## cmplx_mult
module cmplx_mult(
input logic clk,
input logic [10-1:0] switches,
output logic [8-1:0] LED,
output logic [6:0] HEX0,
output logic [6:0] HEX1,
output logic [6:0] HEX2,
output logic [6:0] HEX3,
output logic [6:0] HEX4,
output logic [6:0] HEX5,
output logic [6:0] HEX6,
output logic [6:0] HEX7);
Size: about 2300 cells after synthesis, ~110 flip-flops, about 0.017 sq mm of cells after synthesis.
clock: 20.0 ns
lec_check: 0
abc_area: 1
cap_margin: 20
core_margin: 2
core_utilization: 40
cts_cluster_diameter: 391
cts_cluster_size: 99
place_density: 0.89
slew_margin: 10
run.sh (not shown) runs the stock make flow with config.mk's settings and CLKGATE_MAP_FILE=.
Edit:
- ABC_AREA: 1 -> not set
- CELL_PAD_IN_SITES_DETAIL_PLACEMENT: not set -> 1
- CTS_CLUSTER_DIAMETER: 391 -> not set
- CTS_CLUSTER_SIZE: 99 -> not set
- PLACE_DENSITY: 0.89 -> not set
- SLEW_MARGIN: 10 -> 0
Outcome:
- cell area falls by 4.2%
- utilization rises by 0.43 points
- register-to-register slack gets worse by 450 ps
- clock skew falls by 6.9 ps
- non-clock buffer count rises by 4
- synthesized area falls by 4.9%
- wire length rises by 5.3%
- critical path depth falls by 35
- via count falls by 14%
Edit:
- CELL_PAD_IN_SITES_DETAIL_PLACEMENT: 1 -> not set
- CORE_UTILIZATION: 40 -> 56
- SLEW_MARGIN: 0 -> 20
- clock period: 20.0 -> 10.5 ns (I/O delays scaled with it)
Outcome: The new run completed, yet does not pass: setup timing; via count grows by 15%; die size shrinks by 28%; setup slack gets worse by 4700 ps; non-clock buffer count goes up by 465; final cell count goes up by 13%; sequential share of layout area falls by 3.2 points; clock-buffer cell count does not change; final area rose by 28%; register-to-register slack gets worse by 9100 ps.
Edit:
- ABC_AREA: not set -> 1
- CORE_ASPECT_RATIO: not set -> 1.27
- CORE_UTILIZATION: 56 -> 65
- CTS_CLUSTER_DIAMETER: not set -> 331
- CTS_CLUSTER_SIZE: not set -> 100
- PLACE_DENSITY: not set -> 0.35
- SETUP_SLACK_MARGIN: not set -> -0.16
- TNS_END_PERCENT: not set -> 10
Effect:
- The new run produced a layout that fails on setup timing
- cell count came out higher by about 16%
- worst setup slack is better by 630 ps
- critical path depth came out higher by 17
Edit:
- ABC_AREA: 1 -> not set
- CORE_ASPECT_RATIO: 1.27 -> not set
- CORE_UTILIZATION: 65 -> 58
- CTS_CLUSTER_DIAMETER: 331 -> not set
- CTS_CLUSTER_SIZE: 100 -> not set
- PLACE_DENSITY: 0.35 -> 0.6
- SETUP_SLACK_MARGIN: -0.16 -> not set
- TNS_END_PERCENT: 10 -> not set
- clock period: 10.5 -> 11.1 ns (I/O delays scaled with it)
Effect: The new run finished but fails on setup timing; register-to-register slack improves by 480 ps; area after synthesis drops by 4.9%; global-route usage drops by 4.0 points.
Edit:
- ABC_AREA: not set -> 1
- CORE_UTILIZATION: 58 -> 68
- CTS_CLUSTER_DIAMETER: not set -> 94
- PLACE_DENSITY: 0.6 -> not set
- clock period: 11.1 -> 11.6 ns (I/O delays scaled with it)
After rerunning: The new run ran to the end with violations: setup timing. Final area climbs by 1.8%. Synthesized cell count climbs by 30%. Flip-flop count is unchanged. Register-to-register slack is better by 490 ps. Worst hold slack is better by 96 ps. Final cell count climbs by 18%. Wire length climbs by about 37%.

========
Starting RTL as in the previous note.
export LEC_CHECK = 0
export CAP_MARGIN = 20
export CORE_MARGIN = 2
export CORE_UTILIZATION = 72
export CTS_CLUSTER_SIZE = 33
export GPL_TIMING_DRIVEN = 1
export MAX_ROUTING_LAYER = met4
export PLACE_DENSITY_LB_ADDON = 0.0
export SLEW_MARGIN = 20
export TNS_END_PERCENT = 5
create_clock -name core_clock -period 14.5 [get_ports {clk}]
The first run finished but fails on setup timing.
Next try:
ABC_AREA = 1   (was default)
CTS_CLUSTER_DIAMETER = 94   (was default)
CTS_CLUSTER_SIZE = 42   (was 33)
GPL_TIMING_DRIVEN = default   (was 1)
MAX_ROUTING_LAYER = default   (was met4)
PLACE_DENSITY_LB_ADDON = default   (was 0.0)
TNS_END_PERCENT = default   (was 5)
clock period = 13.3 ns   (was 14.5 ns; I/O delays follow)
Outcome: With this change the flow never finished: it broke off in 5_1_grt; synthesized area came out higher by 5.2%; die size came out higher by 5.0%; synthesized cell count came out higher by 30%.
Next try:
CTS_CLUSTER_DIAMETER = 373   (was 94)
CTS_CLUSTER_SIZE = 98   (was 42)
PLACE_DENSITY = 0.41   (was default)
clock period = 18.1 ns   (was 13.3 ns; I/O delays follow)
Result:
- The changed run produced a clean layout
- synthesized cell count is unchanged
- die area is unchanged
- synthesized area stays the same
Next try:
ABC_AREA = default   (was 1)
CORE_UTILIZATION = 40   (was 72)
CTS_CLUSTER_DIAMETER = default   (was 373)
CTS_CLUSTER_SIZE = default   (was 98)
PLACE_DENSITY = 0.6   (was 0.41)
clock period = 18.8 ns   (was 18.1 ns; I/O delays follow)
Outcome: Count of clock-buffer cells in the layout stays the same. Register-to-register slack gains 0.54 ns.

========
Starting RTL as in the previous note.
export LEC_CHECK = 0
export ABC_AREA = 1
export CAP_MARGIN = 20
export CORE_MARGIN = 2
export CORE_UTILIZATION = 72
export CTS_CLUSTER_DIAMETER = 227
export CTS_CLUSTER_SIZE = 43
export HOLD_SLACK_MARGIN = 0.29
export PLACE_DENSITY_LB_ADDON = 0.02
export SETUP_SLACK_MARGIN = -0.65
export SLEW_MARGIN = 20
create_clock -name core_clock -period 12.8 [get_ports {clk}]
The starting point ran to the end with violations: setup timing.
Rerun with:
CTS_CLUSTER_DIAMETER = default   (was 227)
CTS_CLUSTER_SIZE = default   (was 43)
HOLD_SLACK_MARGIN = default   (was 0.29)
PLACE_DENSITY = 0.41   (was default)
PLACE_DENSITY_LB_ADDON = default   (was 0.02)
SETUP_SLACK_MARGIN = default   (was -0.65)
clock period = 28.5 ns   (was 12.8 ns; I/O delays follow)
Effect: The new run went through all stages and came out clean; non-clock buffer count is lower by 331; via count decreases by about a fifth; setup slack gets better by 10 ns; sequential share of layout area rises by 2.2 points; register-to-register slack is better by 16 ns; wire length drops by a quarter to a third; global-route usage decreases by 10 points; utilization goes down by 14 points.
Rerun with:
ABC_AREA = default   (was 1)
PLACE_DENSITY = 0.66   (was 0.41)
clock period = 14.4 ns   (was 28.5 ns; I/O delays follow)
After rerunning:
- Now the flow never finished: it broke off in global routing (5_1_grt), error GRT-0232
- synthesized area is lower by 4.9%
- synthesized cell count went down by 23%
- die area falls by 4.8%
Rerun with:
CORE_UTILIZATION = 56   (was 72)
PLACE_DENSITY = 0.6   (was 0.66)
clock period = 28.5 ns   (was 14.4 ns; I/O delays follow)
After rerunning: The changed run finished with timing, DRC and antenna clean; synthesized area is unchanged; synthesized cell count is unchanged; die area is higher by 28%.

========
Setup of before:
Starting RTL as in the previous note.
Design cmplx_mult, start of the top module:
module cmplx_mult(
input logic clk,
input logic [10-1:0] switches,
output logic [8-1:0] LED,
output logic [6:0] HEX0,
output logic [6:0] HEX1,
output logic [6:0] HEX2,
output logic [6:0] HEX3,
output logic [6:0] HEX4,
output logic [6:0] HEX5,
output logic [6:0] HEX6,
output logic [6:0] HEX7);
logic [8-1:0] re_a, im_a, re_q, im_q;
logic [8-1:0] re_res, im_res;
logic [10-1:0] SW;
always_comb
	SW[$high(SW)-2:$low(SW)] = switches[$high(switches)-2:$low(switches)];
debounce #(.COUNT(1000)) db0
(
	.clk(clk),
	.signal_in(switches[$high(switches)]),
	.signal_out(SW[$high(SW)])
);
debounce #(.COUNT(1000)) db1
(
	.clk(clk),
	.signal_in(switches[$high(switches)-1]),
	.signal_out(SW[$high(SW)-1])
);
sm sm0 (.*);
logic signed [(2*8 -1)-1:0] re_x, im_x, re_y, im_y;
logic signed [2*(2*8 -1)-1:0] re_z, im_z;
localparam INPUT_SHIFT = (2*8 -1) - 8;
localparam OUTPUT_LOW = 2*INPUT_SHIFT -1;
localparam OUTPUT_HIGH = OUTPUT_LOW + 8 -1;
always_comb
begin
	re_x = $signed(re_a);
	im_x = $signed(im_a);
	re_y = $signed(re_q) << INPUT_SHIFT;
  ...
export LEC_CHECK = 0
export ABC_AREA = 0
export CAP_MARGIN = 20
export CORE_ASPECT_RATIO = 0.5
export CORE_MARGIN = 2
export CORE_UTILIZATION = 40
export CTS_CLUSTER_DIAMETER = 391
export CTS_CLUSTER_SIZE = 99
export PLACE_DENSITY_LB_ADDON = 0.0
export SLEW_MARGIN = 10
create_clock -name core_clock -period 20.0 [get_ports {clk}]
No stage failed in before, and the final checks on the layout all came back clean.
[inputs] after vs before
- changing SLEW_MARGIN from 10 to 0
- setting CELL_PAD_IN_SITES_GLOBAL_PLACEMENT to 2 for the first time
- removing CTS_CLUSTER_SIZE (formerly 99)
- removing PLACE_DENSITY_LB_ADDON (formerly 0.0)
- setting CELL_PAD_IN_SITES_DETAIL_PLACEMENT to 1 for the first time
- changing CORE_ASPECT_RATIO from 0.5 to 1.86
- changing ABC_AREA from 0 to 1
- removing CTS_CLUSTER_DIAMETER (formerly 391)
==> results <==
- On after: proportion of synthesized chip area in sequential cells is 0.80 points lower than what before gave.
- A busiest layer in global routing of met2 is what after shows, while met1 belongs to before.
- Going from before to after, the die area was enlarged.
- Count of inverters not on the clock network in the layout (after vs. before) increases by more than half
- [compare] base=before new=after: period utilization shrank by 4.1 points; count of buffer and inverter cells on the critical path grew by 9.
- Taking before as the reference, in after x dimension of the die has decreased, vias after detailed routing has increased.
- after: PASS, flow complete, no timing, DRC or antenna violations
